==> design/flow/design.v <==
module VGA_Sync_Count #(
    parameter TOTAL_COLS = 800,
    parameter TOTAL_ROWS = 525
) (
    input clk_i,
    input rst_i,
    input Hsync_i,
    input Vsync_i,
    output reg Hsync_o,
    output reg Vsync_o,
    output reg [9:0] col_count_o,
    output reg [9:0] row_count_o
);
    wire frame_start_w;
    always@(posedge clk_i)
    begin
        if (rst_i)
        begin
            Vsync_o <= 1'b0;
            Hsync_o <= 1'b0;
        end
        else
        begin
            Vsync_o <= Vsync_i;
            Hsync_o <= Hsync_i;
        end
    end
    always @(posedge clk_i) 
    begin
        if (rst_i || frame_start_w == 1'b1)
        begin
            col_count_o <= 0;
            row_count_o <= 0;
        end
        else
        begin
            if (col_count_o == TOTAL_COLS - 1)
            begin
                if (row_count_o == TOTAL_ROWS - 1)
                begin
                    row_count_o <= 0;
                end
                else
                begin
                    row_count_o <= row_count_o + 1;
                end
                col_count_o <= 0;
            end
            else
            begin
                col_count_o <= col_count_o + 1;                
            end
        end
    end
    assign frame_start_w = (~Vsync_o & Vsync_i);
endmodule
module VGA_Sync_Pulse #(
    parameter TOTAL_COLS = 800, 
    parameter TOTAL_ROWS = 525, 
    parameter ACTIVE_COLS = 640, 
    parameter ACTIVE_ROWS = 480
) (
    input clk_i,
    input rst_i,
    output Hsync_o,
    output Vsync_o,
    output reg [9:0] col_count_o,
    output reg [9:0] row_count_o
);
    always@(posedge clk_i)
    begin
        if (rst_i)
        begin
            col_count_o <= 0;
            row_count_o <= 0;
        end
        else if (col_count_o == TOTAL_COLS - 1)
        begin
            col_count_o <= 0;
            if (row_count_o == TOTAL_ROWS - 1)
                row_count_o <= 0;
            else
                row_count_o <= row_count_o + 1;
        end
        else
            col_count_o <= col_count_o + 1;
    end
    assign Hsync_o = col_count_o < ACTIVE_COLS - 1 ? 1'b1 : 1'b0;
    assign Vsync_o = row_count_o < ACTIVE_ROWS - 1 ? 1'b1 : 1'b0;
endmodule 
module VGA_Sync_Porch #(
    parameter VIDEO_WIDTH = 3,
    parameter TOTAL_COLS = 3,
    parameter TOTAL_ROWS = 3,
    parameter ACTIVE_COLS = 2,
    parameter ACTIVE_ROWS = 2
) (
    input clk_i,
    input rst_i,
    input Hsync_i,
    input Vsync_i,
    input [VIDEO_WIDTH-1:0] red_video_i,
    input [VIDEO_WIDTH-1:0] grn_video_i,
    input [VIDEO_WIDTH-1:0] blu_video_i,
    output reg Hsync_o,
    output reg Vsync_o,
    output reg [VIDEO_WIDTH-1:0] red_video_o,
    output reg [VIDEO_WIDTH-1:0] grn_video_o,
    output reg [VIDEO_WIDTH-1:0] blu_video_o
);
    parameter FRONT_PORCH_HORIZ = 18;
    parameter BACK_PORCH_HORIZ = 50;
    parameter FRONT_PORCH_VERT = 10;
    parameter BACK_PORCH_VERT = 33;
    wire Hsync_w;
    wire Vsync_w;
    wire [9:0] col_count_w;
    wire [9:0] row_count_w;
    reg [VIDEO_WIDTH-1:0] red_video_r;
    reg [VIDEO_WIDTH-1:0] grn_video_r;
    reg [VIDEO_WIDTH-1:0] blu_video_r;
    VGA_Sync_Count #(.TOTAL_COLS(TOTAL_COLS),
                  .TOTAL_ROWS(TOTAL_ROWS)) VGA_Sync_Count_Inst 
    (
        .clk_i(clk_i),
        .rst_i(rst_i),
        .Hsync_i(Hsync_i),
        .Vsync_i(Vsync_i),
        .Hsync_o(Hsync_w),
        .Vsync_o(Vsync_w),
        .col_count_o(col_count_w),
        .row_count_o(row_count_w)
    );
    always @(posedge clk_i) 
    begin
        if (rst_i)
        begin
            Hsync_o <= 1'b0;
            Vsync_o <= 1'b0;
        end
        else
        begin
        if ((col_count_w < FRONT_PORCH_HORIZ + ACTIVE_COLS) || (col_count_w > TOTAL_COLS - BACK_PORCH_HORIZ - 1))
            Hsync_o <= 1'b1;
        else
            Hsync_o <= Hsync_w;
        if ((row_count_w < FRONT_PORCH_VERT + ACTIVE_ROWS) || (row_count_w > TOTAL_ROWS - BACK_PORCH_VERT - 1))
            Vsync_o <= 1'b1;
        else
            Vsync_o <= Vsync_w;
        end
    end
    always @(posedge clk_i) 
    begin
        if (rst_i)
        begin
            red_video_r <= 0;
            grn_video_r <= 0;
            blu_video_r <= 0;
            red_video_o <= 0;
            grn_video_o <= 0;
            blu_video_o <= 0;
        end
        else
        begin
        red_video_r <= red_video_i;
        grn_video_r <= grn_video_i;
        blu_video_r <= blu_video_i;
        red_video_o <= red_video_r;
        grn_video_o <= grn_video_r;
        blu_video_o <= blu_video_r;
        end
    end
endmodule
module Debounced_Switch #(parameter DEBOUNCE_LIMIT = 250000) (
    input clk_i,
    input rst_i, 
    input sw_i, 
    output sw_o 
);
    reg state_r;
    reg [$clog2(DEBOUNCE_LIMIT)-1:0] count_r;
    always @(posedge clk_i)
    begin
        if (rst_i)
            begin
                count_r <= 0;
                state_r <= 1'b0;
            end
        else if (sw_i != state_r && count_r < DEBOUNCE_LIMIT)
            count_r <= count_r + 1;  
        else if(count_r == DEBOUNCE_LIMIT)
            begin
                count_r <= 0;
                state_r <= sw_i;
            end
        else
            count_r <= 0;
   	end
    assign sw_o = state_r;
endmodule
module UART_RX #(parameter CLKS_PER_BIT = 217) (
    input clk_i,
    input rst_i,
    input rx_serial_i,
    output rx_dv_o,
    output [7:0] rx_byte_o
);
    parameter IDLE = 3'b000;
    parameter RX_START_BIT = 3'b001;
    parameter RX_DATA_BITS = 3'b010;
    parameter RX_STOP_BITS = 3'b011;
    parameter CLEANUP = 3'b100;
    reg [7:0] clk_count_r;
    reg [2:0] bit_index_r;
    reg [7:0] rx_byte_r;
    reg rx_dv_r;
    reg [2:0] state_r;
    always @(posedge clk_i) 
    begin
        if (rst_i)
        begin
            state_r <= IDLE;
            rx_dv_r <= 1'b0;
            clk_count_r <= 0;
            bit_index_r <= 0;
        end
        else
        case (state_r)
            IDLE : 
                begin
                    rx_dv_r <= 1'b0;
                    clk_count_r <= 0;
                    bit_index_r <= 0;
                    if (rx_serial_i == 1'b0)
                        state_r <= RX_START_BIT;
                    else
                        state_r <= IDLE;
                end
            RX_START_BIT :
                begin
                    if (clk_count_r == (CLKS_PER_BIT - 1) / 2)
                    begin
                        if (rx_serial_i == 1'b0)
                        begin
                            clk_count_r <= 0;
                            state_r <= RX_DATA_BITS;
                        end
                        else
                            state_r <= IDLE;
                    end
                    else
                    begin
                        clk_count_r <= clk_count_r + 1;
                        state_r <= RX_START_BIT;
                    end
                end
            RX_DATA_BITS :
                begin
                    if (clk_count_r < CLKS_PER_BIT - 1)
                    begin
                        clk_count_r <= clk_count_r + 1;
                        state_r <= RX_DATA_BITS;
                    end
                    else
                    begin
                        clk_count_r <= 0;
                        rx_byte_r[bit_index_r] <= rx_serial_i;
                        if (bit_index_r < 7)
                        begin
                            bit_index_r <= bit_index_r + 1;
                            state_r <= RX_DATA_BITS;
                        end
                        else
                        begin
                            bit_index_r <= 0;
                            state_r <= RX_STOP_BITS;
                        end
                    end
                end
            RX_STOP_BITS :
                begin
                    if (clk_count_r < CLKS_PER_BIT - 1)
                    begin
                        clk_count_r <= clk_count_r + 1;
                        state_r <= RX_STOP_BITS;
                    end           
                    else
                    begin
                        rx_dv_r <= 1'b1;
                        clk_count_r <= 0;
                        state_r <= CLEANUP;
                    end
                end
            CLEANUP :
                begin
                    state_r <= IDLE;
                    rx_dv_r <= 1'b0;
                end
            default: 
                state_r <= IDLE;
        endcase
    end
    assign rx_dv_o = rx_dv_r;
    assign rx_byte_o = rx_byte_r;
endmodule
module Pong_Paddle_Ctl #(
    parameter PLAYER_PADDLE_X = 0,
    parameter PADDLE_HEIGHT = 6,
    parameter GAME_HEIGHT = 30 
) (
        input clk_i,
        input rst_i,
        input [5:0] col_count_div_i,
        input [5:0] row_count_div_i,
        input Paddle_Up_i,
        input Paddle_Down_i,
        output reg Draw_Paddle_o,
        output reg [5:0] Paddle_Y_o 
);
    parameter PADDLE_SPEED = 1250000;  
    reg [31:0] Paddle_Count_r;
    wire Paddle_Count_en;
    assign Paddle_Count_en = Paddle_Up_i ^ Paddle_Down_i;
    always @(posedge clk_i) 
    begin
        if (rst_i)
        begin
            Paddle_Count_r <= 0;
            Paddle_Y_o <= (GAME_HEIGHT - PADDLE_HEIGHT) / 2;
        end
        else
        begin
        if (Paddle_Count_en == 1'b1)
        begin
            if (Paddle_Count_r == PADDLE_SPEED)
                Paddle_Count_r <= 0;
            else
                Paddle_Count_r <= Paddle_Count_r + 1;
        end
        if (Paddle_Up_i == 1'b1 && Paddle_Count_r == PADDLE_SPEED && Paddle_Y_o !== 0)
            Paddle_Y_o <= Paddle_Y_o - 1;
        else if (Paddle_Down_i == 1'b1 && Paddle_Count_r == PADDLE_SPEED && Paddle_Y_o !== GAME_HEIGHT - PADDLE_HEIGHT - 1)
            Paddle_Y_o <= Paddle_Y_o + 1;
        end
    end
    always @(posedge clk_i) 
    begin
        if (rst_i)
            Draw_Paddle_o <= 1'b0;
        else if (col_count_div_i == PLAYER_PADDLE_X && row_count_div_i >= Paddle_Y_o && row_count_div_i <= Paddle_Y_o + PADDLE_HEIGHT)
            Draw_Paddle_o <= 1'b1;
        else
            Draw_Paddle_o <= 1'b0;
    end
endmodule
module Pong_Ball_Ctl #(
    parameter GAME_WIDTH = 40,
    parameter GAME_HEIGHT = 30 
) (
    input clk_i,
    input rst_i,
    input Game_Active_i,
    input [5:0] col_count_div_i,
    input [5:0] row_count_div_i,
    output reg Draw_Ball_o,
    output reg [5:0] Ball_X_o,
    output reg [5:0] Ball_Y_o 
);
    parameter BALL_SPEED = 1250000;
    reg [5:0] Ball_X_prev_r;
    reg [5:0] Ball_Y_prev_r;
    reg [31:0] Ball_Count_r;
    always @(posedge clk_i) 
    begin
        if (rst_i)
        begin
            Ball_X_o <= GAME_WIDTH / 2;
            Ball_Y_o <= GAME_HEIGHT / 2;
            Ball_X_prev_r <= (GAME_WIDTH / 2) + 1;
            Ball_Y_prev_r <= (GAME_HEIGHT / 2) + 1;
            Ball_Count_r <= 0;
        end
        else if (Game_Active_i == 1'b0)
        begin
            Ball_X_o <= GAME_WIDTH / 2;
            Ball_Y_o <= GAME_HEIGHT / 2;
            Ball_X_prev_r <= (GAME_WIDTH / 2) + 1;
            Ball_Y_prev_r <= (GAME_HEIGHT / 2) + 1;
        end
        else
        begin
            if (Ball_Count_r < BALL_SPEED)
                Ball_Count_r <= Ball_Count_r + 1;
            else
            begin
                Ball_Count_r <= 0;
                Ball_X_prev_r <= Ball_X_o;
                Ball_Y_prev_r <= Ball_Y_o;
                if ((Ball_X_prev_r < Ball_X_o && Ball_X_o == GAME_WIDTH-1) || (Ball_X_prev_r > Ball_X_o && Ball_X_o != 0))
                    Ball_X_o <= Ball_X_o - 1;  
                else 
                    Ball_X_o <= Ball_X_o + 1;  
                if ((Ball_Y_prev_r < Ball_Y_o && Ball_Y_o == GAME_HEIGHT-1) || (Ball_Y_prev_r > Ball_Y_o && Ball_Y_o != 0))
                    Ball_Y_o <= Ball_Y_o - 1;  
                else 
                    Ball_Y_o <= Ball_Y_o + 1;  
            end
        end
    end
    always @(posedge clk_i) 
    begin
        if (rst_i)
            Draw_Ball_o <= 1'b0;
        else if (col_count_div_i == Ball_X_o && row_count_div_i == Ball_Y_o)
            Draw_Ball_o <= 1'b1;
        else
            Draw_Ball_o <= 1'b0;
    end
endmodule
module Pong_Top #(
    parameter TOTAL_COLS = 800, 
    parameter TOTAL_ROWS = 525, 
    parameter ACTIVE_COLS = 640, 
    parameter ACTIVE_ROWS = 480
) (
    input clk_i,
    input rst_i,
    input Hsync_i,
    input Vsync_i,
    input Game_Start_i, 
    input Paddle_Up_P1_i,
    input Paddle_Down_P1_i,
    input Paddle_Up_P2_i,
    input Paddle_Down_P2_i,
    output reg Hsync_o,
    output reg Vsync_o,
    output [2:0] Red_Video_o,
    output [2:0] Grn_Video_o,
    output [2:0] Blu_Video_o
);
    parameter GAME_WIDTH = 40;
    parameter GAME_HEIGHT = 30;
    parameter SCORE_LIMIT = 9;
    parameter PADDLE_HEIGHT = 6;
    parameter PADDLE_COL_P1 = 0;
    parameter PADDLE_COL_P2 = GAME_WIDTH - 1;  
    parameter IDLE = 3'b000;
    parameter RUNNING = 3'b001;
    parameter P1_Wins = 3'b010;
    parameter P2_Wins = 3'b011;
    parameter CLEANUP = 3'b100;
    reg [2:0] state_r;
    wire Hsync_w, Vsync_w;
    wire [9:0] col_count_w, row_count_w;
    wire Draw_Paddle_P1_w, Draw_Paddle_P2_w; 
    wire [5:0] Paddle_Y_P1_w, Paddle_Y_P2_w;
    wire Draw_Ball_w, Draw_Any_w;
    wire [5:0] Ball_X_w, Ball_Y_w;
    reg [3:0] P1_Score_r;
    reg [3:0] P2_Score_r;
    wire [5:0] col_count_div_w, row_count_div_w;
    VGA_Sync_Count #(.TOTAL_COLS(TOTAL_COLS),
                  .TOTAL_ROWS(TOTAL_ROWS)) VGA_Sync_Count_Inst 
    (
        .clk_i(clk_i),
        .rst_i(rst_i),
        .Hsync_i(Hsync_i),
        .Vsync_i(Vsync_i),
        .Hsync_o(Hsync_w),
        .Vsync_o(Vsync_w),
        .col_count_o(col_count_w),
        .row_count_o(row_count_w)
    );
    always @(posedge clk_i) 
    begin
        if (rst_i)
        begin
            Hsync_o <= 1'b0;
            Vsync_o <= 1'b0;
        end
        else
        begin
            Hsync_o <= Hsync_w;
            Vsync_o <= Vsync_w;
        end
    end
    assign col_count_div_w = col_count_w[9:4];
    assign row_count_div_w = row_count_w[9:4];
    Pong_Paddle_Ctl #(
        .PLAYER_PADDLE_X(PADDLE_COL_P1),
        .GAME_HEIGHT(GAME_HEIGHT)
    ) P1_Inst (
        .clk_i(clk_i),
        .rst_i(rst_i),
        .col_count_div_i(col_count_div_w),
        .row_count_div_i(row_count_div_w),
        .Paddle_Up_i(Paddle_Up_P1_i),
        .Paddle_Down_i(Paddle_Down_P1_i),
        .Draw_Paddle_o(Draw_Paddle_P1_w),
        .Paddle_Y_o(Paddle_Y_P1_w) 
    );
    Pong_Paddle_Ctl #(
        .PLAYER_PADDLE_X(PADDLE_COL_P2),
        .GAME_HEIGHT(GAME_HEIGHT)
        ) P2_Inst (
        .clk_i(clk_i),
        .rst_i(rst_i),
        .col_count_div_i(col_count_div_w),
        .row_count_div_i(row_count_div_w),
        .Paddle_Up_i(Paddle_Up_P2_i),
        .Paddle_Down_i(Paddle_Down_P2_i),
        .Draw_Paddle_o(Draw_Paddle_P2_w),
        .Paddle_Y_o(Paddle_Y_P2_w) 
    );
    wire Game_Active_w;
    Pong_Ball_Ctl Ball_Inst (
        .clk_i(clk_i),
        .rst_i(rst_i),
        .Game_Active_i(Game_Active_w),
        .col_count_div_i(col_count_div_w),
        .row_count_div_i(row_count_div_w),
        .Draw_Ball_o(Draw_Ball_w),
        .Ball_X_o(Ball_X_w),
        .Ball_Y_o(Ball_Y_w) 
    );
    always @(posedge clk_i) 
    begin
        if (rst_i)
        begin
            state_r <= IDLE;
            P1_Score_r <= 0;
            P2_Score_r <= 0;
        end
        else
        case (state_r)
            IDLE : 
            begin
                if (Game_Start_i == 1'b1)
                    state_r <= RUNNING;
            end
            RUNNING : 
            begin
                if (Ball_X_w == 0 && (Ball_Y_w < Paddle_Y_P1_w || Ball_Y_w > Paddle_Y_P1_w + PADDLE_HEIGHT))
                    state_r <= P2_Wins;
                else if (Ball_X_w == GAME_WIDTH-1 && (Ball_Y_w < Paddle_Y_P2_w || Ball_Y_w > Paddle_Y_P2_w + PADDLE_HEIGHT))
                    state_r <= P1_Wins;
            end
            P1_Wins : 
            begin
                if (P1_Score_r == SCORE_LIMIT - 1)
                    P1_Score_r <= 0;
                else
                begin
                    P1_Score_r <= P1_Score_r + 1;
                    state_r <= CLEANUP;
                end
            end
            P2_Wins : 
            begin
                if (P2_Score_r == SCORE_LIMIT - 1)
                    P2_Score_r <= 0;
                else
                begin
                    P2_Score_r <= P2_Score_r + 1;
                    state_r <= CLEANUP;
                end
            end
            CLEANUP :
                state_r <= IDLE;
        endcase
    end
    assign Game_Active_w = (state_r == RUNNING) ? 1'b1 : 1'b0;
    assign Draw_Any_w = Draw_Ball_w | Draw_Paddle_P1_w | Draw_Paddle_P2_w;
    assign Red_Video_o = Draw_Any_w ? 4'b1111 : 4'b0000;
    assign Grn_Video_o = Draw_Any_w ? 4'b1111 : 4'b0000;
    assign Blu_Video_o = Draw_Any_w ? 4'b1111 : 4'b0000;
endmodule
module Classic_Pong_Top (
    input clk_i,
    input rst_i,
    input UART_RX_i,
    input sw1_i,
    input sw2_i,
    input sw3_i,
    input sw4_i,
    output VGA_Hsync_o,
    output VGA_Vsync_o,
    output VGA_Red_0_o,
    output VGA_Red_1_o,
    output VGA_Red_2_o,
    output VGA_Grn_0_o,
    output VGA_Grn_1_o,
    output VGA_Grn_2_o,
    output VGA_Blu_0_o,
    output VGA_Blu_1_o,
    output VGA_Blu_2_o
);
    parameter CLKS_PER_BIT = 217;
    parameter VIDEO_WIDTH = 3;  
    parameter TOTAL_COLS = 800;
    parameter TOTAL_ROWS = 525;
    parameter ACTIVE_COLS = 640;
    parameter ACTIVE_ROWS = 480;
    wire [VIDEO_WIDTH-1:0] Red_Video_Pong_w, Red_Video_Porch_w;
    wire [VIDEO_WIDTH-1:0] Grn_Video_Pong_w, Grn_Video_Porch_w;
    wire [VIDEO_WIDTH-1:0] Blu_Video_Pong_w, Blu_Video_Porch_w;
    wire rx_dv_w;
    UART_RX #(.CLKS_PER_BIT(CLKS_PER_BIT)) UART_RX_Inst
    (
        .clk_i(clk_i),
        .rst_i(rst_i),
        .rx_serial_i(UART_RX_i),
        .rx_dv_o(rx_dv_w),
        .rx_byte_o()
    );
    wire Hsync_w, Vsync_w;
    VGA_Sync_Pulse #( 
        .TOTAL_COLS(TOTAL_COLS),
        .TOTAL_ROWS(TOTAL_ROWS),
        .ACTIVE_COLS(ACTIVE_COLS),
        .ACTIVE_ROWS(ACTIVE_ROWS) 
    ) VGA_Sync_Inst (
        .clk_i(clk_i),
        .rst_i(rst_i),
        .Hsync_o(Hsync_w),
        .Vsync_o(Vsync_w),
        .col_count_o(),
        .row_count_o()
    );
    wire sw1_w, sw2_w, sw3_w, sw4_w;
    Debounced_Switch sw_1 (
        .clk_i(clk_i),
        .rst_i(rst_i),
        .sw_i(sw1_i),
        .sw_o(sw1_w)
    );
    Debounced_Switch sw_2 (
        .clk_i(clk_i),
        .rst_i(rst_i),
        .sw_i(sw2_i),
        .sw_o(sw2_w)
    );
    Debounced_Switch sw_3 (
        .clk_i(clk_i),
        .rst_i(rst_i),
        .sw_i(sw3_i),
        .sw_o(sw3_w)
    );
    Debounced_Switch sw_4 (
        .clk_i(clk_i),
        .rst_i(rst_i),
        .sw_i(sw4_i),
        .sw_o(sw4_w)
    );
    wire Hsync_Pong_w, Vsync_Pong_w;
    Pong_Top #( 
        .TOTAL_COLS(TOTAL_COLS),
        .TOTAL_ROWS(TOTAL_ROWS),
        .ACTIVE_COLS(ACTIVE_COLS),
        .ACTIVE_ROWS(ACTIVE_ROWS) ) 
    Pong_Top_Inst (
        .clk_i(clk_i),
        .rst_i(rst_i),
        .Hsync_i(Hsync_w),
        .Vsync_i(Vsync_w),
        .Game_Start_i(rx_dv_w),
        .Paddle_Up_P1_i(sw1_w),
        .Paddle_Down_P1_i(sw2_w),
        .Paddle_Up_P2_i(sw3_w),
        .Paddle_Down_P2_i(sw4_w),
        .Hsync_o(Hsync_Pong_w),
        .Vsync_o(Vsync_Pong_w),
        .Red_Video_o(Red_Video_Pong_w),
        .Grn_Video_o(Grn_Video_Pong_w),
        .Blu_Video_o(Blu_Video_Pong_w)
    );
    wire Hsync_porch_w, Vsync_porch_w;
    VGA_Sync_Porch #(
        .VIDEO_WIDTH(VIDEO_WIDTH),   
        .TOTAL_COLS(TOTAL_COLS),
        .TOTAL_ROWS(TOTAL_ROWS),
        .ACTIVE_COLS(ACTIVE_COLS),
        .ACTIVE_ROWS(ACTIVE_ROWS)
    ) VGA_Sync_Porch_Inst (
        .clk_i(clk_i),
        .rst_i(rst_i),
        .Hsync_i(Hsync_Pong_w),
        .Vsync_i(Vsync_Pong_w),
        .red_video_i(Red_Video_Pong_w),
        .grn_video_i(Grn_Video_Pong_w),
        .blu_video_i(Blu_Video_Pong_w),
        .Hsync_o(Hsync_porch_w),
        .Vsync_o(Vsync_porch_w),
        .red_video_o(Red_Video_Porch_w),
        .grn_video_o(Grn_Video_Porch_w),
        .blu_video_o(Blu_Video_Porch_w)
    );
    assign VGA_Hsync_o = Hsync_porch_w;
    assign VGA_Vsync_o = Vsync_porch_w;
    assign { VGA_Red_2_o, VGA_Red_1_o, VGA_Red_0_o } = Red_Video_Porch_w; 
    assign { VGA_Grn_2_o, VGA_Grn_1_o, VGA_Grn_0_o } = Grn_Video_Porch_w; 
    assign { VGA_Blu_2_o, VGA_Blu_1_o, VGA_Blu_0_o } = Blu_Video_Porch_w; 
endmodule
==> design/flow/run.sh <==
#!/bin/bash
# the make line also repeats each setting of config.mk as NAME=value (left out here)
make -C /OpenROAD-flow-scripts/flow DESIGN_CONFIG=/design/flow/config.mk WORK_HOME=/design/flow/orfs CLKGATE_MAP_FILE= finish
==> design/flow/config.mk <==
export PLATFORM = sky130hd
export DESIGN_NAME = Classic_Pong_Top
export DESIGN_NICKNAME = Classic_Pong_Top
export VERILOG_FILES = /design/flow/design.v
export SDC_FILE = /design/flow/constraint.sdc
export NUM_CORES = 4
export LEC_CHECK = 0
export ABC_AREA = 1
export CAP_MARGIN = 0
export CORE_MARGIN = 2
export CORE_UTILIZATION = 72
export CTS_CLUSTER_SIZE = 15
export GPL_ROUTABILITY_DRIVEN = 0
export PLACE_DENSITY_LB_ADDON = 0.01
export SETUP_SLACK_MARGIN = -0.14
export SLEW_MARGIN = 20
==> design/flow/constraint.sdc <==
create_clock -name core_clock -period 5.31 [get_ports {clk_i}]
set_input_delay 1.0620 -clock core_clock [delete_from_list [all_inputs] [get_ports {clk_i}]]
set_output_delay 1.0620 -clock core_clock [all_outputs]
set_load 0.01 [all_outputs]
==> results.sh, run 1 <==
# source this file to load flow results
export IMPL_status="timing/DRC/antenna clean"
export IMPL_io_pins=18
export IMPL_yosys_warnings=9
export IMPL_cap_violations=0
export IMPL_drv_slew=0
export IMPL_path_cells="inv_1, ha_1, inv_1, o21bai_1, nand2_1, nand3_1, nand2_1, nand2_1, ha_1, a21oi_1, o21ai_0, nor2_1, inv_1, nand2_1, nand3_1, nand2_1, a21oi_1"
export IMPL_regToRegEndpoint="Pong_Top_Inst.Ball_Inst.Ball_Y_o[5]$_SDFFE_PP0N_"
export IMPL_dp_hpwl_um=28320
export IMPL_critPathLaunch="Pong_Top_Inst.Ball_Inst.Ball_Y_o[1]$_SDFFE_PP1N_"
export IMPL_ys_top_cells_by_area="dfxtp_1 (35%), nand2_1 (10%), ha_1 (7.1%)"
export IMPL_fp_util_pct=73.52
export IMPL_ys_cells=2550
export IMPL_cp_max_fo=10
export IMPL_hold_viol_final=0
export IMPL_power_top_group="registers"
export IMPL_fp_dieH_um=161.6
export IMPL_cts_path_max_buffers=3
export IMPL_synth_area_mm2=0.01788
export IMPL_wl_per_cell_um=13.79
export IMPL_path_buffers=3
export IMPL_ys_types=63
export IMPL_syn_to_final_growth_pct=8.026
export IMPL_dieArea_mm2=0.02611
export IMPL_required_ps=5710
export IMPL_diodes=0
export IMPL_p_int_mw=3.749
export IMPL_grt_pass1_wl_um=69210
export IMPL_synthArstFlopShare_pct=0
export IMPL_warning_count=44
export IMPL_r2r_setup_slack_ps=2330
export IMPL_finalPower_mw=4.792
export IMPL_crit_family="simple AND/OR/NAND/NOR gates"
export IMPL_tightest_slew_ps=794.2
export IMPL_clock_latency_late_pin_ps=520
export IMPL_syn_area_per_cell_um2=7.012
export IMPL_hp_class="reg -> reg"
export IMPL_numSynthFlops=311
export IMPL_grt_max_degree=62
export IMPL_n_fill_cell=1751
export IMPL_coreArea_mm2=0.02432
export IMPL_path_common_cell="nand2_1"
export IMPL_gr_total_overflow=0
export IMPL_setup_viol=0
export IMPL_switchingPower_mw=1.043
export IMPL_antenna_found_initial=0
export IMPL_postCtsHoldBufs=0
export IMPL_path_class="reg -> reg"
export IMPL_grt_pass1_vias=15720
export IMPL_cts_made_buffers=35
export IMPL_power_leakage_nw=7.597
export IMPL_drtIter0Drc=1459
export IMPL_cts_setup_buffers=0
export IMPL_setup_tns_ps=0
export IMPL_arrival_ps=3380
export IMPL_drt_wl_total_um=40010
export IMPL_cts_resized=0
export IMPL_clock_fmax_mhz=335.7
export IMPL_row_count=57
export IMPL_vias_per_cell=5.694
export IMPL_seqPwrFrac_pct=49.2
export IMPL_p_comb_share_pct=2.0
export IMPL_dp_cells=2842
export IMPL_relSlewSlack_pct=46.93
export IMPL_vias=16520
export IMPL_ys_chip_area_mm2=0.01788
export IMPL_rsz0062_at_grt="no"
export IMPL_switching_share_pct=21.77
export IMPL_grtUsageTotal_pct=30.76
export IMPL_holdPathStages=2
export IMPL_pg_comb_mw=0.0965
export IMPL_clock_sinks=311
export IMPL_fin_nets=2667
export IMPL_top_area_share_pct=34.82
export IMPL_cp_depth=17
export IMPL_critical_path_slowest_cell="dfxtp_1"
export IMPL_stdcell_count=2902
export IMPL_cpPeakStageDelay_ps=620
export IMPL_cts_max_level=2
export IMPL_ys_sh_aoi_pct=10.58
export IMPL_ctsRootBufferMaster="clkbuf_16"
export IMPL_numPortBuffers=17
export IMPL_ys_sh_simple_pct=34.13
export IMPL_powerClk_mw=2.34
export IMPL_edf_count=0
export IMPL_period_used_pct=56.11
export IMPL_clock_power_share_pct=48.8
export IMPL_critPathLaunchType="flop"
export IMPL_path_clk_slew_ps=60
export IMPL_yosys_area_share_xor_xnor_pct=3.968
export IMPL_sequentialPower_mw=2.36
export IMPL_worstSetupEndpoint="Pong_Top_Inst.Ball_Inst.Ball_Y_o[5]$_SDFFE_PP0N_"
export IMPL_whs_ps=404.9
export IMPL_ys_top_cells_by_count="nand2_1 (492), inv_1 (335), nor2_1 (324)"
export IMPL_ys_sh_adder_pct=7.515
export IMPL_syn_num_nets=2662
export IMPL_antenna_left=0
export IMPL_drc_errors=0
export IMPL_p_per_area_mw_per_mm2=248.1
export IMPL_mux_share_pct=0
export IMPL_tritoncts="done"
export IMPL_synth_most_common_cell="nand2_1"
export IMPL_reg2regPathDepth=17
export IMPL_synth_main_ff_cell="dfxtp_1"
export IMPL_whs_endpoint="VGA_Sync_Porch_Inst.VGA_Sync_Count_Inst.Hsync_o$_SDFF_PP0_"
export IMPL_synth_seq_share_pct=34.82
export IMPL_drtPass1Iterations=9
export IMPL_logic_family="simple AND/OR/NAND/NOR gates"
export IMPL_irDropWorstVdd_mv=0.2616
export IMPL_reg2reg_from="Pong_Top_Inst.Ball_Inst.Ball_Y_o[1]$_SDFFE_PP1N_"
export IMPL_hp_start="Pong_Top_Inst.Hsync_o$_SDFF_PP0_"
export IMPL_finalClockSkew_ps=17.50
export IMPL_period_needed_ps=2979
export IMPL_crit_path_end_kind="flop"
export IMPL_fp_dieW_um=161.6
export IMPL_synthCells=2550
export IMPL_largest_area_cell="dfxtp_1"
-- cell type report --
| class | instances | area [um^2] | area share, % |
|---|---|---|---|
| inverter | 355 | 1333 | 6.899 |
| clock inverter | 13 | 107.6 | 0.5571 |
| timing repair buffer | 21 | 195.2 | 1.010 |
| tap | 324 | 405.4 | 2.099 |
| sequential | 311 | 6226 | 32.23 |
| multi-input combinational | 1831 | 10050 | 52.02 |
| clock buffer | 47 | 1001 | 5.182 |
-- through the flow --
step                setup WS (ps)  cell area, um^2  util, %
finish                       2331            19320    79.43
global route                 2023            19320    79.43
CTS                          2319            19320    79.43
detailed placement           2178            18210    74.87
global placement             2249            18210    74.87
floorplan                    2778            17880        -
-- metal layers --
metal  global-route usage [%]  up-vias  share of wire [%]  wire, um
li1                         -     8371                  -         -
met1                    38.31     7563                 44     17650
met2                    55.19      489                 49     19430
met3                    3.929      101                5.0      1996
met4                    9.821        0                2.3       934
met5                        0        -                  0         0
==> run 2, diff against run 1 <==
ABC_AREA = unset   (was 1)
CAP_MARGIN = 20   (was 0)
CORE_UTILIZATION = 40   (was 72)
CTS_CLUSTER_SIZE = unset   (was 15)
PLACE_DENSITY = 0.6   (was unset)
PLACE_DENSITY_LB_ADDON = unset   (was 0.01)
SETUP_SLACK_MARGIN = unset   (was -0.14)
clock period = 9.01 ns   (was 5.31 ns; I/O delays follow)
==> run 2 against run 1 <==
Still clean on timing, DRC and antenna. Critical path depth fell by 4. Sequential share of layout area rose by 2.7 points. Final area fell by 7.7%. Global-route usage fell by 15 points. Clock skew fell by 4.4 ps. Via count fell by 25%. Core utilization fell by 34 points. Total power fell by 40%. Wire length fell by 20%. Combinational power fell by 48%. Cell count fell by 17%. Synthesized area fell by 10%. Largest cell class unchanged. Largest power group is now the clock network.
==> results.sh, run 2 <==
# source this file to load flow results
export IMPL_period_needed_ps=3622
export IMPL_cts_max_level=2
export IMPL_path_class="reg -> reg"
export IMPL_required_ps=9460
export IMPL_finalClockSkew_ps=13.12
export IMPL_cts_setup_buffers=0
export IMPL_warning_count=44
export IMPL_diodes=0
export IMPL_power_leakage_nw=6.648
export IMPL_ys_cells=1856
export IMPL_dieArea_mm2=0.04167
export IMPL_grtUsageTotal_pct=15.44
export IMPL_dp_hpwl_um=21640
export IMPL_numPortBuffers=17
export IMPL_drt_wl_total_um=31950
export IMPL_synth_main_ff_cell="dfxtp_1"
export IMPL_drv_slew=0
export IMPL_tightest_slew_ps=1018
export IMPL_whs_ps=435.9
export IMPL_crit_family="AND-OR/OR-AND gates"
export IMPL_hp_start="VGA_Sync_Porch_Inst.blu_video_r[1]$_SDFF_PP0_"
export IMPL_grt_pass1_wl_um=55280
export IMPL_p_int_mw=2.266
export IMPL_reg2regPathDepth=13
export IMPL_edf_count=0
export IMPL_synthArstFlopShare_pct=0
export IMPL_tritoncts="done"
export IMPL_relSlewSlack_pct=32.11
export IMPL_cts_resized=0
export IMPL_clock_fmax_mhz=276.1
export IMPL_path_buffers=1
export IMPL_ys_sh_aoi_pct=9.334
export IMPL_powerClk_mw=1.44
export IMPL_drtIter0Drc=603
export IMPL_ys_types=67
export IMPL_postCtsHoldBufs=0
export IMPL_fp_util_pct=40.41
export IMPL_io_pins=18
export IMPL_seqPwrFrac_pct=48.3
export IMPL_syn_num_nets=1968
export IMPL_top_area_share_pct=38.87
export IMPL_ys_top_cells_by_area="dfxtp_1 (39%), ha_1 (7.9%), xor2_1 (7.6%)"
export IMPL_path_cells="inv_1, ha_1, and4_1, o21a_1, o31a_1, or2_2, ha_1, a211oi_1, o21bai_1, a21oi_1, o21ai_0, a21oi_1, mux2i_1"
export IMPL_syn_area_per_cell_um2=8.631
export IMPL_hp_class="reg -> reg"
export IMPL_hold_viol_final=0
export IMPL_synth_area_mm2=0.01602
export IMPL_critical_path_slowest_cell="dfxtp_1"
export IMPL_setup_viol=0
export IMPL_antenna_left=0
export IMPL_arrival_ps=4080
export IMPL_vias_per_cell=5.180
export IMPL_p_comb_share_pct=1.8
export IMPL_holdPathStages=1
export IMPL_fin_nets=1971
export IMPL_path_clk_slew_ps=60
export IMPL_grt_max_degree=55
export IMPL_synth_most_common_cell="nor2_1"
export IMPL_worstSetupEndpoint="Pong_Top_Inst.Ball_Inst.Ball_Y_o[5]$_SDFFE_PP0N_"
export IMPL_gr_total_overflow=0
export IMPL_yosys_warnings=9
export IMPL_r2r_setup_slack_ps=5390
export IMPL_fp_dieH_um=204.1
export IMPL_row_count=73
export IMPL_regToRegEndpoint="Pong_Top_Inst.Ball_Inst.Ball_Y_o[5]$_SDFFE_PP0N_"
export IMPL_ys_sh_simple_pct=25.70
export IMPL_clock_sinks=311
export IMPL_switching_share_pct=21.26
export IMPL_reg2reg_from="Pong_Top_Inst.Ball_Inst.Ball_Y_o[4]$_SDFFE_PP0N_"
export IMPL_drtPass1Iterations=5
export IMPL_grt_pass1_vias=12000
export IMPL_power_top_group="the clock network"
export IMPL_yosys_area_share_xor_xnor_pct=12.89
export IMPL_switchingPower_mw=0.6117
export IMPL_status="timing/DRC/antenna clean"
export IMPL_cp_max_fo=14
export IMPL_critPathLaunch="Pong_Top_Inst.Ball_Inst.Ball_Y_o[4]$_SDFFE_PP0N_"
export IMPL_ctsRootBufferMaster="clkbuf_16"
export IMPL_ys_chip_area_mm2=0.01602
export IMPL_antenna_found_initial=0
export IMPL_cpPeakStageDelay_ps=720
export IMPL_period_used_pct=40.20
export IMPL_cts_path_max_buffers=3
export IMPL_drc_errors=0
export IMPL_setup_tns_ps=0
export IMPL_numSynthFlops=311
export IMPL_crit_path_end_kind="flop"
export IMPL_irDropWorstVdd_mv=0.1159
export IMPL_ys_top_cells_by_count="nor2_1 (314), dfxtp_1 (311), xor2_1 (139)"
export IMPL_logic_family="simple AND/OR/NAND/NOR gates"
export IMPL_critPathLaunchType="flop"
export IMPL_fp_dieW_um=204.1
export IMPL_clock_latency_late_pin_ps=530
export IMPL_largest_area_cell="dfxtp_1"
export IMPL_cap_violations=0
export IMPL_ys_sh_adder_pct=8.451
export IMPL_vias=12470
export IMPL_mux_share_pct=1.461
export IMPL_sequentialPower_mw=1.39
export IMPL_coreArea_mm2=0.03964
export IMPL_syn_to_final_growth_pct=11.32
export IMPL_rsz0062_at_grt="no"
export IMPL_synthCells=1856
export IMPL_cp_depth=13
export IMPL_synth_seq_share_pct=38.87
export IMPL_cts_made_buffers=36
export IMPL_wl_per_cell_um=13.27
export IMPL_clock_power_share_pct=49.9
export IMPL_n_fill_cell=3870
export IMPL_pg_comb_mw=0.0504
export IMPL_whs_endpoint="VGA_Sync_Porch_Inst.blu_video_o[1]$_SDFF_PP0_"
export IMPL_p_per_area_mw_per_mm2=161.4
## run 2: area by class of cell
class                   instances  area, um^2  area share (%)
clock buffers                  51        1089           6.104
flip-flops and latches        311        6226           34.91
clock inverters                11       87.58          0.4912
well taps                     525       656.9           3.684
multi-input cells            1413        9285           52.07
inverters                      76       285.3           1.600
repair buffers                 21       202.7           1.137
## run 2: metal layers
| metal | part of all wire, % | wire length [um] | GRT usage (%) | vias up |
|---|---|---|---|---|
| met3 | 3.4 | 1081 | 2.487 | 44 |
| met2 | 46 | 14750 | 26.09 | 139 |
| met1 | 49 | 15590 | 20.39 | 5843 |
| li1 | - | - | - | 6448 |
| met5 | 0 | 0 | 0 | - |
| met4 | 1.6 | 523 | 4.167 | 0 |
## run 2: through the flow
step | util [%] | cell area, um^2 | std cells | setup WS, ps | power [mW]
floorplan | - | 16020 | 1856 | 5766 | 1.454
global placement | 41.94 | 16630 | 2345 | 4827 | 1.469
detailed placement | 41.97 | 16640 | 2345 | 4798 | 1.471
CTS | 44.94 | 17810 | 2407 | 5333 | 2.927
global route | 44.98 | 17830 | 2408 | 5048 | 2.991
finish | 44.98 | 17830 | 2408 | 5388 | 2.878
==> run 3, diff against run 2 <==
CAP_MARGIN = 40   (was 20)
CELL_PAD_IN_SITES_DETAIL_PLACEMENT = 2   (was unset)
CELL_PAD_IN_SITES_GLOBAL_PLACEMENT = 1   (was unset)
CORE_ASPECT_RATIO = 1.4   (was unset)
CORE_MARGIN = 4   (was 2)
CTS_CLUSTER_SIZE = 79   (was unset)
GPL_ROUTABILITY_DRIVEN = unset   (was 0)
GPL_TIMING_DRIVEN = 0   (was unset)
MAX_ROUTING_LAYER = met4   (was unset)
MIN_ROUTING_LAYER = met1   (was unset)
PLACE_DENSITY = unset   (was 0.6)
PLACE_DENSITY_LB_ADDON = 0.27   (was unset)
SLEW_MARGIN = 40   (was 20)
TNS_END_PERCENT = 5   (was unset)
clock period = 5.27 ns   (was 9.01 ns; I/O delays follow)
==> run 3 against run 2 <==
Still clean. Register-to-register slack got worse by 4500 ps. Global-route usage up 9.9 points. Clock power up 76%. Sequential cell count unchanged. Final area is 1.1% higher. Wire length is 68% higher. Non-clock buffer count is 52 higher. Critical path type unchanged. Highest routed layer unchanged.
==> results.sh, run 3 <==
# source this file to load flow results
export IMPL_hp_class="reg -> reg"
export IMPL_diodes=0
export IMPL_setup_tns_ps=0
export IMPL_power_leakage_nw=6.717
export IMPL_drc_errors=0
export IMPL_cts_made_buffers=36
export IMPL_ys_cells=1856
export IMPL_setup_viol=0
export IMPL_ys_top_cells_by_area="dfxtp_1 (39%), ha_1 (7.9%), xor2_1 (7.6%)"
export IMPL_finalInstanceArea_mm2=0.01803
export IMPL_worstSetupEndpoint="Pong_Top_Inst.Ball_Inst.Ball_Y_o[5]$_SDFFE_PP0N_"
export IMPL_whs_endpoint="VGA_Sync_Porch_Inst.VGA_Sync_Count_Inst.Hsync_o$_SDFF_PP0_"
export IMPL_powerClk_mw=2.54
export IMPL_path_clk_slew_ps=60
export IMPL_crit_path_end_kind="flop"
export IMPL_r2r_setup_slack_ps=880
export IMPL_gr_total_overflow=0
export IMPL_fin_nets=2023
export IMPL_switchingPower_mw=1.159
export IMPL_finalPower_mw=5.019
export IMPL_cap_violations=0
export IMPL_coreArea_mm2=0.03949
export IMPL_reg2regPathDepth=14
export IMPL_path_buffers=2
export IMPL_drv_slew=0
export IMPL_ys_sh_adder_pct=8.451
export IMPL_crit_family="AND-OR/OR-AND gates"
export IMPL_arrival_ps=4850
export IMPL_grt_max_degree=13
export IMPL_tritoncts="done"
export IMPL_synth_main_ff_cell="dfxtp_1"
export IMPL_yosys_area_share_xor_xnor_pct=12.89
export IMPL_path_class="reg -> reg"
export IMPL_synth_area_mm2=0.01602
export IMPL_status="timing/DRC/antenna clean"
export IMPL_clock_latency_late_pin_ps=550
export IMPL_clock_sinks=311
export IMPL_pg_comb_mw=0.106
export IMPL_synthCells=1856
export IMPL_finish_utilization_pct=45.65
export IMPL_cts_path_max_buffers=3
export IMPL_tightest_slew_ps=890.3
export IMPL_holdPathStages=1
export IMPL_vias=14090
export IMPL_synthArstFlopShare_pct=0
export IMPL_numPortBuffers=17
export IMPL_p_int_mw=3.860
export IMPL_path_cells="clkbuf_1, inv_1, ha_1, a211oi_1, nor2_1, o31a_1, or2_2, ha_1, a211oi_1, o21bai_1, a21oi_1, o21ai_0, a21oi_1, mux2i_1"
export IMPL_drt_wl_total_um=53820
export IMPL_cpPeakStageDelay_ps=610
export IMPL_rsz0062_at_grt="no"
export IMPL_numSynthFlops=311
export IMPL_dpl_cell_area_mm2=0.01685
export IMPL_required_ps=5740
export IMPL_grt_pass1_wl_um=87830
export IMPL_seqPwrFrac_pct=47.4
export IMPL_cp_depth=14
export IMPL_top_area_share_pct=38.87
export IMPL_cts_setup_buffers=0
export IMPL_ys_sh_simple_pct=25.70
export IMPL_dp_cells=2401
export IMPL_irDropWorstVdd_mv=0.1917
export IMPL_hp_start="Pong_Top_Inst.Hsync_o$_SDFF_PP0_"
export IMPL_logic_family="simple AND/OR/NAND/NOR gates"
export IMPL_power_top_group="the clock network"
export IMPL_cts_max_level=2
export IMPL_fp_dieW_um=177.1
export IMPL_grt_pass1_vias=16470
export IMPL_reg2reg_from="Pong_Top_Inst.Ball_Inst.Ball_Y_o[4]$_SDFFE_PP0N_"
export IMPL_yosys_warnings=9
export IMPL_period_needed_ps=4387
export IMPL_stdcell_count=2464
export IMPL_ys_top_cells_by_count="nor2_1 (314), dfxtp_1 (311), xor2_1 (139)"
export IMPL_p_comb_share_pct=2.1
export IMPL_synth_most_common_cell="nor2_1"
export IMPL_row_count=86
export IMPL_largest_area_cell="dfxtp_1"
export IMPL_hold_viol_final=0
export IMPL_dp_hpwl_um=33450
export IMPL_wl_per_cell_um=21.84
export IMPL_critPathLaunchType="flop"
export IMPL_p_per_area_mw_per_mm2=278.4
export IMPL_relSlewSlack_pct=40.65
export IMPL_seq_area_mm2=0.006226
export IMPL_regToRegEndpoint="Pong_Top_Inst.Ball_Inst.Ball_Y_o[5]$_SDFFE_PP0N_"
export IMPL_drtIter0Drc=532
export IMPL_critPathLaunch="Pong_Top_Inst.Ball_Inst.Ball_Y_o[4]$_SDFFE_PP0N_"
export IMPL_clock_power_share_pct=50.5
export IMPL_dieArea_mm2=0.04336
export IMPL_ys_types=67
export IMPL_cp_max_fo=10
export IMPL_layout_setup_ws_ps=883.0
export IMPL_syn_num_nets=1968
export IMPL_grtUsageTotal_pct=25.32
export IMPL_ys_chip_area_mm2=0.01602
export IMPL_switching_share_pct=23.10
export IMPL_fp_util_pct=40.56
export IMPL_clock_fmax_mhz=227.9
export IMPL_syn_to_final_growth_pct=12.54
export IMPL_finalClockSkew_ps=18.78
export IMPL_syn_area_per_cell_um2=8.631
export IMPL_critical_path_slowest_cell="clkbuf_1"
export IMPL_drtPass1Iterations=5
export IMPL_postCtsHoldBufs=0
export IMPL_ys_sh_aoi_pct=9.334
export IMPL_fp_dieH_um=244.8
export IMPL_logic_area_mm2=0.009270
export IMPL_ctsRootBufferMaster="clkbuf_16"
export IMPL_pre_cts_ws_ps=1299
export IMPL_sequentialPower_mw=2.38
export IMPL_edf_count=0
export IMPL_routabilityCongestion=0.8004
export IMPL_synth_seq_share_pct=38.87
export IMPL_antenna_found_initial=0
export IMPL_antenna_left=0
export IMPL_warning_count=44
export IMPL_vias_per_cell=5.718
export IMPL_mux_share_pct=1.461
export IMPL_n_fill_cell=4345
export IMPL_io_pins=18
export IMPL_cts_resized=0
export IMPL_whs_ps=445.1
export IMPL_period_used_pct=83.24
==> run 3: final cells by class <==
class                      instances  area share [%]
buffer                            56           1.367
clock buffer                      52           5.719
clock inverter                    11          0.7635
inverter                          76           1.582
multi-input combinational       1413           51.42
sequential                       311           34.54
tap                              528           3.665
timing repair buffer              17          0.9439
==> run 3: routing by layer <==
metal | vias to the layer above | track usage (%) | part of all wire [%]
li1 | 6555 | - | -
met1 | 7127 | 25.25 | 38
met2 | 252 | 48.47 | 55
met3 | 155 | 3.682 | 3.0
met4 | 0 | 10.72 | 3.9
met5 | - | - | 0
==> run 4, diff against run 3 <==
CAP_MARGIN = 20   (was 40)
CELL_PAD_IN_SITES_DETAIL_PLACEMENT = unset   (was 2)
CELL_PAD_IN_SITES_GLOBAL_PLACEMENT = 3   (was 1)
CORE_ASPECT_RATIO = unset   (was 1.4)
CORE_MARGIN = 2   (was 4)
CORE_UTILIZATION = 71   (was 40)
CTS_CLUSTER_SIZE = 58   (was 79)
GPL_TIMING_DRIVEN = unset   (was 0)
MAX_ROUTING_LAYER = unset   (was met4)
MIN_ROUTING_LAYER = unset   (was met1)
PLACE_DENSITY_LB_ADDON = 0.1   (was 0.27)
SETUP_SLACK_MARGIN = -0.69   (was unset)
SLEW_MARGIN = 30   (was 40)
TNS_END_PERCENT = unset   (was 5)
clock period = 14.8 ns   (was 5.27 ns; I/O delays follow)
==> run 4 against run 3 <==
The flow now stops in global placement without I/O (3_1_place_gp_skip_io). Synthesized cell count unchanged. Die area is 45% lower. Synthesized area unchanged.
==> results.sh, run 4 <==
# source this file to load flow results
export IMPL_status="stopped before the end"
export IMPL_haltStage="global placement without I/O (3_1_place_gp_skip_io)"
export IMPL_error="[ERROR FLW-0024] Place density exceeds 1.0 (current PLACE_DENSITY_LB_ADDON =  0.1). Please check if the value of  PLACE_DENSITY_LB_ADDON is between 0 and 0.99."
export IMPL_top_area_share_pct=38.87
export IMPL_synthCells=1856
export IMPL_mux_share_pct=1.461
export IMPL_synth_most_common_cell="nor2_1"
export IMPL_ys_cells=1856
export IMPL_ys_sh_adder_pct=8.451
export IMPL_logic_family="simple AND/OR/NAND/NOR gates"
export IMPL_synth_main_ff_cell="dfxtp_1"
export IMPL_ys_types=67
export IMPL_fp_util_pct=72.95
export IMPL_ys_top_cells_by_count="nor2_1 (314), dfxtp_1 (311), xor2_1 (139)"
export IMPL_syn_num_nets=1968
export IMPL_yosys_area_share_xor_xnor_pct=12.89
export IMPL_syn_area_per_cell_um2=8.631
export IMPL_dieArea_mm2=0.02378
export IMPL_synth_area_mm2=0.01602
export IMPL_yosys_warnings=9
export IMPL_edf_count=0
export IMPL_ys_sh_aoi_pct=9.334
export IMPL_synthArstFlopShare_pct=0
export IMPL_fp_dieW_um=154.2
export IMPL_row_count=54
export IMPL_coreArea_mm2=0.02196
export IMPL_ys_chip_area_mm2=0.01602
export IMPL_fp_dieH_um=154.2
export IMPL_synth_seq_share_pct=38.87
export IMPL_numSynthFlops=311
export IMPL_ys_top_cells_by_area="dfxtp_1 (39%), ha_1 (7.9%), xor2_1 (7.6%)"
export IMPL_largest_area_cell="dfxtp_1"
export IMPL_ys_sh_simple_pct=25.70
==> run 5, diff against run 4 <==
ABC_AREA = 0   (was unset)
CAP_MARGIN = 30   (was 20)
CELL_PAD_IN_SITES_DETAIL_PLACEMENT = 0   (was unset)
CELL_PAD_IN_SITES_GLOBAL_PLACEMENT = 2   (was 3)
CORE_UTILIZATION = 53   (was 71)
CTS_CLUSTER_SIZE = unset   (was 58)
MAX_ROUTING_LAYER = met4   (was unset)
PLACE_DENSITY = 0.41   (was unset)
PLACE_DENSITY_LB_ADDON = unset   (was 0.1)
SETUP_SLACK_MARGIN = unset   (was -0.69)
SLEW_MARGIN = 35   (was 30)
clock period = 5.52 ns   (was 14.8 ns; I/O delays follow)
==> run 5 against run 4 <==
Now clean on timing, DRC and antenna. Synthesized cell count is the same. Synthesized area is the same. Die area grew 33%.
==> results.sh, run 5 <==
# source this file to load flow results
export IMPL_irDropWorstVdd_mv=0.3170
export IMPL_tightest_slew_ps=810.2
export IMPL_period_used_pct=64.38
export IMPL_reg2regPathDepth=13
export IMPL_ys_top_cells_by_area="dfxtp_1 (39%), ha_1 (7.9%), xor2_1 (7.6%)"
export IMPL_finalInstanceArea_mm2=0.01771
export IMPL_cts_setup_buffers=0
export IMPL_largest_area_cell="dfxtp_1"
export IMPL_finalClockSkew_ps=21.60
export IMPL_cts_path_max_buffers=3
export IMPL_vias_per_cell=5.455
export IMPL_ys_sh_simple_pct=25.70
export IMPL_fp_util_pct=53.91
export IMPL_antenna_left=0
export IMPL_drv_slew=0
export IMPL_required_ps=5970
export IMPL_syn_to_final_growth_pct=10.55
export IMPL_grt_pass1_vias=11790
export IMPL_cp_depth=13
export IMPL_fp_dieW_um=177.9
export IMPL_cts_resized=0
export IMPL_critPathLaunch="Pong_Top_Inst.Ball_Inst.Ball_Y_o[4]$_SDFFE_PP0N_"
export IMPL_vias=12430
export IMPL_ys_cells=1856
export IMPL_crit_path_end_kind="flop"
export IMPL_ys_top_cells_by_count="nor2_1 (314), dfxtp_1 (311), xor2_1 (139)"
export IMPL_numPortBuffers=17
export IMPL_layout_setup_ws_ps=1966
export IMPL_clock_sinks=311
export IMPL_dp_hpwl_um=22220
export IMPL_dieArea_mm2=0.03163
export IMPL_warning_count=48
export IMPL_status="timing/DRC/antenna clean"
export IMPL_top_area_share_pct=38.87
export IMPL_finish_utilization_pct=59.59
export IMPL_cp_max_fo=14
export IMPL_clock_latency_late_pin_ps=520
export IMPL_drtIter0Drc=522
export IMPL_p_per_area_mw_per_mm2=269.0
export IMPL_ys_sh_adder_pct=8.451
export IMPL_row_count=63
export IMPL_holdPathStages=2
export IMPL_cap_violations=0
export IMPL_ys_types=67
export IMPL_clock_power_share_pct=50.6
export IMPL_synthArstFlopShare_pct=0
export IMPL_grt_pass1_wl_um=55900
export IMPL_tritoncts="done"
export IMPL_switching_share_pct=21.01
export IMPL_synth_area_mm2=0.01602
export IMPL_ys_sh_aoi_pct=9.334
export IMPL_wl_per_cell_um=14.11
export IMPL_path_buffers=1
export IMPL_regToRegEndpoint="Pong_Top_Inst.Ball_Inst.Ball_Y_o[5]$_SDFFE_PP0N_"
export IMPL_hp_start="Pong_Top_Inst.state_r[1]$_DFF_P_"
export IMPL_synth_main_ff_cell="dfxtp_1"
export IMPL_cts_max_level=2
export IMPL_hp_class="reg -> reg"
export IMPL_cpPeakStageDelay_ps=660
export IMPL_gr_total_overflow=0
export IMPL_power_leakage_nw=6.663
export IMPL_edf_count=0
export IMPL_crit_family="AND-OR/OR-AND gates"
export IMPL_grt_max_degree=36
export IMPL_worstSetupEndpoint="Pong_Top_Inst.Ball_Inst.Ball_Y_o[5]$_SDFFE_PP0N_"
export IMPL_seqPwrFrac_pct=47.6
export IMPL_critPathLaunchType="flop"
export IMPL_hold_viol_final=0
export IMPL_drt_wl_total_um=32160
export IMPL_mux_share_pct=1.461
export IMPL_yosys_area_share_xor_xnor_pct=12.89
export IMPL_period_needed_ps=3554
export IMPL_synthCells=1856
export IMPL_fin_nets=1974
export IMPL_powerClk_mw=2.41
export IMPL_fp_dieH_um=177.9
export IMPL_antenna_found_initial=0
export IMPL_io_pins=18
export IMPL_drc_errors=0
export IMPL_routabilityCongestion=0.8385
export IMPL_setup_viol=0
export IMPL_syn_area_per_cell_um2=8.631
export IMPL_p_int_mw=3.763
export IMPL_reg2reg_from="Pong_Top_Inst.Ball_Inst.Ball_Y_o[4]$_SDFFE_PP0N_"
export IMPL_clock_fmax_mhz=281.4
export IMPL_cts_made_buffers=36
export IMPL_numSynthFlops=311
export IMPL_yosys_warnings=9
export IMPL_grtUsageTotal_pct=21.43
export IMPL_coreArea_mm2=0.02972
export IMPL_synth_seq_share_pct=38.87
export IMPL_pre_cts_ws_ps=2015
export IMPL_critical_path_slowest_cell="dfxtp_1"
export IMPL_arrival_ps=4010
export IMPL_path_cells="inv_1, ha_1, and4_1, o21a_1, o31a_1, or2_2, ha_1, o21ai_0, o21bai_1, a21oi_1, or3_1, a21oi_1, mux2i_1"
export IMPL_relSlewSlack_pct=45.23
export IMPL_n_fill_cell=2666
export IMPL_ys_chip_area_mm2=0.01602
export IMPL_r2r_setup_slack_ps=1970
export IMPL_logic_family="simple AND/OR/NAND/NOR gates"
export IMPL_dpl_cell_area_mm2=0.01650
export IMPL_diodes=0
export IMPL_ctsRootBufferMaster="clkbuf_16"
export IMPL_rsz0062_at_grt="no"
export IMPL_p_comb_share_pct=1.8
export IMPL_path_class="reg -> reg"
export IMPL_path_clk_slew_ps=60
export IMPL_sequentialPower_mw=2.27
export IMPL_drtPass1Iterations=4
export IMPL_switchingPower_mw=1.001
export IMPL_setup_tns_ps=0
export IMPL_syn_num_nets=1968
export IMPL_power_top_group="the clock network"
export IMPL_synth_most_common_cell="nor2_1"
export IMPL_whs_endpoint="Pong_Top_Inst.state_r[0]$_DFF_P_"
export IMPL_pg_comb_mw=0.0836
export IMPL_postCtsHoldBufs=0
[run 5: area by class of cell]
| cell class | instances | area, um^2 | area share (%) |
|---|---|---|---|
| clock inverters | 13 | 150.1 | 0.8478 |
| well taps | 390 | 488.0 | 2.755 |
| repair buffers | 24 | 217.7 | 1.229 |
| flip-flops and latches | 311 | 6226 | 35.16 |
| inverters | 76 | 285.3 | 1.611 |
| clock buffers | 52 | 1062 | 5.998 |
| multi-input cells | 1413 | 9280 | 52.40 |
[run 5: per-stage QoR]
stage                     hold WS, ps  power, mW  std cells
after CTS                       431.1      4.838       2279
after global routing            454.5      4.941       2279
final                           429.7      4.764       2279
after global placement          407.0      2.403       2214
after detailed placement        418.1      2.404       2214
after floorplan                 393.3      2.373       1856
[run 5: routing by layer]
metal	up-vias	track usage, %	share of wire [%]
met4	0	5.191	1.8
li1	6486	-	-
met1	5780	28.95	51
met2	114	33.83	45
met3	51	3.106	2.7
met5	-	-	0
==> run 6, diff against run 5 <==
ABC_AREA = unset   (was 0)
CAP_MARGIN = 20   (was 30)
CELL_PAD_IN_SITES_DETAIL_PLACEMENT = unset   (was 0)
CELL_PAD_IN_SITES_GLOBAL_PLACEMENT = unset   (was 2)
CORE_UTILIZATION = 72   (was 53)
MAX_ROUTING_LAYER = unset   (was met4)
PLACE_DENSITY = unset   (was 0.41)
PLACE_DENSITY_LB_ADDON = 0.0   (was unset)
SETUP_SLACK_MARGIN = 4.49   (was unset)
SLEW_MARGIN = 20   (was 35)
clock period = 15.2 ns   (was 5.52 ns; I/O delays follow)
==> run 6 against run 5 <==
Cell count decreased by 5.1%. Sequential power fell by 64%. Critical path depth decreased by 12. Highest routed layer unchanged. Clock skew shrank 6.4 ps. Worst setup slack better by 8600 ps. Total power down 64%. Largest cell class unchanged. First-iteration DRC count rose by 54%. Synthesized cell count unchanged. Non-clock buffer count shrank 3. Worst hold slack improved by 1.9 ps.
==> results.sh, run 6 <==
# source this file to load flow results
export IMPL_status="timing/DRC/antenna clean"
export IMPL_diodes=0
export IMPL_dieArea_mm2=0.02346
export IMPL_rsz0062_at_grt="no"
export IMPL_reg2regPathDepth=13
export IMPL_coreArea_mm2=0.02182
export IMPL_p_int_mw=1.372
export IMPL_synthArstFlopShare_pct=0
export IMPL_ys_types=67
export IMPL_yosys_warnings=9
export IMPL_ys_sh_simple_pct=25.70
export IMPL_grt_pass1_vias=12400
export IMPL_p_comb_share_pct=1.7
export IMPL_hp_class="reg -> reg"
export IMPL_switching_share_pct=20.42
export IMPL_vias=12860
export IMPL_syn_num_nets=1968
export IMPL_finish_utilization_pct=80.56
export IMPL_whs_endpoint="Pong_Top_Inst.state_r[0]$_DFF_P_"
export IMPL_row_count=54
export IMPL_synth_main_ff_cell="dfxtp_1"
export IMPL_r2r_setup_slack_ps=11460
export IMPL_arrival_ps=1570
export IMPL_cap_violations=0
export IMPL_grt_max_degree=47
export IMPL_crit_family="buffers and inverters"
export IMPL_ys_cells=1856
export IMPL_sequentialPower_mw=0.824
export IMPL_ctsRootBufferMaster="clkbuf_16"
export IMPL_grt_use_met2_pct=47.64
export IMPL_grt_pass1_wl_um=55200
export IMPL_postCtsHoldBufs=0
export IMPL_clock_latency_late_pin_ps=510
export IMPL_clock_sinks=311
export IMPL_grtUsageTotal_pct=26.97
export IMPL_critPathLaunchType="flop"
export IMPL_cts_made_buffers=34
export IMPL_cts_max_level=2
export IMPL_p_per_area_mw_per_mm2=98.07
export IMPL_synth_seq_share_pct=38.87
export IMPL_pg_comb_mw=0.0296
export IMPL_path_buffers=1
export IMPL_switchingPower_mw=0.3521
export IMPL_numPortBuffers=17
export IMPL_cpPeakStageDelay_ps=600
export IMPL_drv_slew=0
export IMPL_drt_wl_total_um=32380
export IMPL_critPathLaunch="VGA_Sync_Porch_Inst.blu_video_o[1]$_SDFF_PP0_"
export IMPL_routabilityCongestion=0.9184
export IMPL_ys_chip_area_mm2=0.01602
export IMPL_synth_most_common_cell="nor2_1"
export IMPL_largest_area_cell="dfxtp_1"
export IMPL_drtIter0Drc=806
export IMPL_irDropWorstVdd_mv=0.08792
export IMPL_drc_errors=0
export IMPL_clock_power_share_pct=50.5
export IMPL_dp_hpwl_um=21640
export IMPL_gr_total_overflow=0
export IMPL_powerClk_mw=0.871
export IMPL_cts_setup_buffers=0
export IMPL_seqPwrFrac_pct=47.8
export IMPL_worstSetupEndpoint="VGA_Grn_1_o"
export IMPL_vias_per_cell=5.944
export IMPL_numSynthFlops=311
export IMPL_clock_fmax_mhz=217.1
export IMPL_relSlewSlack_pct=31.89
export IMPL_crit_path_end_kind="output port"
export IMPL_fp_dieH_um=153.2
export IMPL_period_needed_ps=4607
export IMPL_cts_resized=0
export IMPL_finalClockSkew_ps=15.25
export IMPL_globalRoute_busiestLayer="met2"
export IMPL_mux_share_pct=1.461
export IMPL_antenna_found_initial=0
export IMPL_ys_top_cells_by_count="nor2_1 (314), dfxtp_1 (311), xor2_1 (139)"
export IMPL_required_ps=12160
export IMPL_ys_top_cells_by_area="dfxtp_1 (39%), ha_1 (7.9%), xor2_1 (7.6%)"
export IMPL_hold_viol_final=0
export IMPL_tritoncts="done"
export IMPL_logic_family="simple AND/OR/NAND/NOR gates"
export IMPL_use_met1_pct=34.44
export IMPL_wl_per_cell_um=14.97
export IMPL_drtPass1Iterations=5
export IMPL_power_top_group="the clock network"
export IMPL_syn_area_per_cell_um2=8.631
export IMPL_synthCells=1856
export IMPL_path_clk_slew_ps=60
export IMPL_path_class="reg -> out"
export IMPL_antenna_left=0
export IMPL_cts_path_max_buffers=3
export IMPL_synth_area_mm2=0.01602
export IMPL_ys_sh_aoi_pct=9.334
export IMPL_cp_max_fo=9
export IMPL_period_used_pct=30.31
export IMPL_setup_viol=0
export IMPL_ys_sh_adder_pct=8.451
export IMPL_warning_count=44
export IMPL_syn_to_final_growth_pct=9.756
export IMPL_holdPathStages=2
export IMPL_regToRegEndpoint="Pong_Top_Inst.Ball_Inst.Ball_Y_o[5]$_SDFFE_PP0N_"
export IMPL_io_pins=18
export IMPL_grt_util_met3_pct=3.572
export IMPL_top_area_share_pct=38.87
export IMPL_fin_nets=1969
export IMPL_reg2reg_from="Pong_Top_Inst.Ball_Inst.Ball_Y_o[4]$_SDFFE_PP0N_"
export IMPL_critical_path_slowest_cell="clkdlybuf4s50_1"
export IMPL_power_leakage_nw=6.670
export IMPL_hp_start="Pong_Top_Inst.state_r[1]$_DFF_P_"
export IMPL_fp_util_pct=73.40
export IMPL_path_cells="clkdlybuf4s50_1"
export IMPL_setup_tns_ps=0
export IMPL_cp_depth=1
export IMPL_yosys_area_share_xor_xnor_pct=12.89
export IMPL_edf_count=0
export IMPL_tightest_slew_ps=1022
export IMPL_fp_dieW_um=153.2
-- run 6: area by class of cell --
class                      instances  area (um^2)
fill                            1491         4242
timing repair buffer              21        206.4
clock inverter                    10        106.4
sequential                       311         6226
inverter                          76        285.3
clock buffer                      52         1122
multi-input combinational       1413         9285
tap                              280        350.3
-- run 6: per-layer routing --
layer / up-vias / share of wire [%]
met5: - / 0
met4: 0 / 1.8
met3: 57 / 3.4
met2: 204 / 49
met1: 6115 / 46
li1: 6481 / -
-- run 6: per-stage QoR --
stage / area (um^2) / power [mW] / std cells / hold WS [ps] / setup slack (ps)
final: 17580 / 1.724 / 2163 / 431.7 / 10590
after global routing: 17580 / 1.772 / 2163 / 472.4 / 10520
after CTS: 17550 / 1.732 / 2162 / 432.3 / 10300
after detailed placement: 16320 / 0.8708 / 2100 / 416.5 / 9768
after global placement: 16310 / 0.8694 / 2099 / 418.9 / 9878
after floorplan: 16020 / 0.8617 / 1856 / 393.3 / 11100
==> run 7, diff against run 6 <==
CORE_UTILIZATION = 70   (was 72)
CTS_CLUSTER_SIZE = 100   (was unset)
PLACE_DENSITY = 0.6   (was unset)
PLACE_DENSITY_LB_ADDON = unset   (was 0.0)
SETUP_SLACK_MARGIN = unset   (was 4.49)
clock period = 27.3 ns   (was 15.2 ns; I/O delays follow)
==> run 7 against run 6 <==
Still clean. Synthesized area unchanged. Clock power down 46%. Via count shrank 1.1%. Sequential power shrank 44%. Final area down 0.35%. Total power shrank 45%. Worst setup slack better by 9700 ps. Die area grew 2.8%. Clock-buffer cell count shrank 1. Register-to-register slack improved by 12000 ps. Worst hold slack worse by 11 ps. Critical path type unchanged. Largest power group unchanged.
==> results.sh, run 7 <==
# source this file to load flow results
export IMPL_largest_area_cell="dfxtp_1"
export IMPL_path_cells="clkdlybuf4s50_1"
export IMPL_cts_path_max_buffers=3
export IMPL_synthArstFlopShare_pct=0
export IMPL_ys_chip_area_mm2=0.01602
export IMPL_synth_most_common_cell="nor2_1"
export IMPL_setup_tns_ps=0
export IMPL_logic_family="simple AND/OR/NAND/NOR gates"
export IMPL_mux_share_pct=1.461
export IMPL_syn_area_per_cell_um2=8.631
export IMPL_clock_latency_late_pin_ps=510
export IMPL_drt_wl_total_um=32080
export IMPL_numPortBuffers=17
export IMPL_pg_comb_mw=0.0168
export IMPL_grt_pass1_wl_um=55510
export IMPL_power_leakage_nw=6.626
export IMPL_io_pins=18
export IMPL_antenna_left=0
export IMPL_drtIter0Drc=668
export IMPL_cap_violations=0
export IMPL_r2r_setup_slack_ps=23620
export IMPL_synthCells=1856
export IMPL_ys_sh_simple_pct=25.70
export IMPL_ys_top_cells_by_area="dfxtp_1 (39%), ha_1 (7.9%), xor2_1 (7.6%)"
export IMPL_clock_sinks=311
export IMPL_irDropWorstVdd_mv=0.05454
export IMPL_tightest_slew_ps=1043
export IMPL_drv_slew=0
export IMPL_worstSetupEndpoint="VGA_Blu_1_o"
export IMPL_numSynthFlops=311
export IMPL_vias=12710
export IMPL_sequentialPower_mw=0.459
export IMPL_edf_count=0
export IMPL_reg2reg_from="Pong_Top_Inst.Ball_Inst.Ball_Y_o[4]$_SDFFE_PP0N_"
export IMPL_ys_sh_aoi_pct=9.334
export IMPL_yosys_area_share_xor_xnor_pct=12.89
export IMPL_crit_family="buffers and inverters"
export IMPL_grtUsageTotal_pct=26.76
export IMPL_hp_start="Pong_Top_Inst.state_r[1]$_DFF_P_"
export IMPL_diodes=0
export IMPL_required_ps=21840
export IMPL_routabilityCongestion=0.8699
export IMPL_p_comb_share_pct=1.8
export IMPL_critPathLaunch="VGA_Sync_Porch_Inst.blu_video_o[1]$_SDFF_PP0_"
export IMPL_postCtsHoldBufs=0
export IMPL_whs_endpoint="Pong_Top_Inst.state_r[0]$_DFF_P_"
export IMPL_dpl_cell_area_mm2=0.01634
export IMPL_reg2regPathDepth=13
export IMPL_row_count=55
export IMPL_dieArea_mm2=0.02411
export IMPL_finalInstanceArea_mm2=0.01752
export IMPL_cts_made_buffers=34
export IMPL_tritoncts="done"
export IMPL_vias_per_cell=5.871
export IMPL_critPathLaunchType="flop"
export IMPL_hp_class="reg -> reg"
export IMPL_finish_utilization_pct=77.62
export IMPL_synth_main_ff_cell="dfxtp_1"
export IMPL_coreArea_mm2=0.02257
export IMPL_cpPeakStageDelay_ps=600
export IMPL_critical_path_slowest_cell="clkdlybuf4s50_1"
export IMPL_switching_share_pct=20.36
export IMPL_p_per_area_mw_per_mm2=53.87
export IMPL_synth_seq_share_pct=38.87
export IMPL_ys_top_cells_by_count="nor2_1 (314), dfxtp_1 (311), xor2_1 (139)"
export IMPL_finalPower_mw=0.9438
export IMPL_path_class="reg -> out"
export IMPL_dp_hpwl_um=21830
export IMPL_status="timing/DRC/antenna clean"
export IMPL_holdPathStages=2
export IMPL_grt_max_degree=41
==> run 7: layout make-up <==
cell class	instances	area, um^2
fill	1670	5051
tap	285	356.6
clock inverter	8	121.4
multi-input combinational	1413	9289
inverter	76	285.3
timing repair buffer	21	206.4
sequential	311	6226
clock buffer	51	1036
==> run 7: routing by layer <==
layer | vias up | global-route usage (%) | share of wire [%]
met4 | 0 | 7.165 | 1.8
li1 | 6475 | - | -
met5 | - | 0 | 0
met2 | 182 | 47.92 | 49
met1 | 6011 | 34.30 | 46
met3 | 42 | 3.175 | 3.2
==> run 7: stage by stage <==
| step | hold WS, ps | instances | setup slack, ps |
|---|---|---|---|
| finish | 420.8 | 2165 | 20260 |
| global route | 455.7 | 2165 | 20170 |
| CTS | 425.7 | 2164 | 20000 |
| detailed placement | 420.9 | 2105 | 19500 |
| global placement | 408.2 | 2104 | 19530 |
| floorplan | 393.3 | 1856 | 20780 |
Power figures rest on the tool's default switching activity, not on a simulated workload.
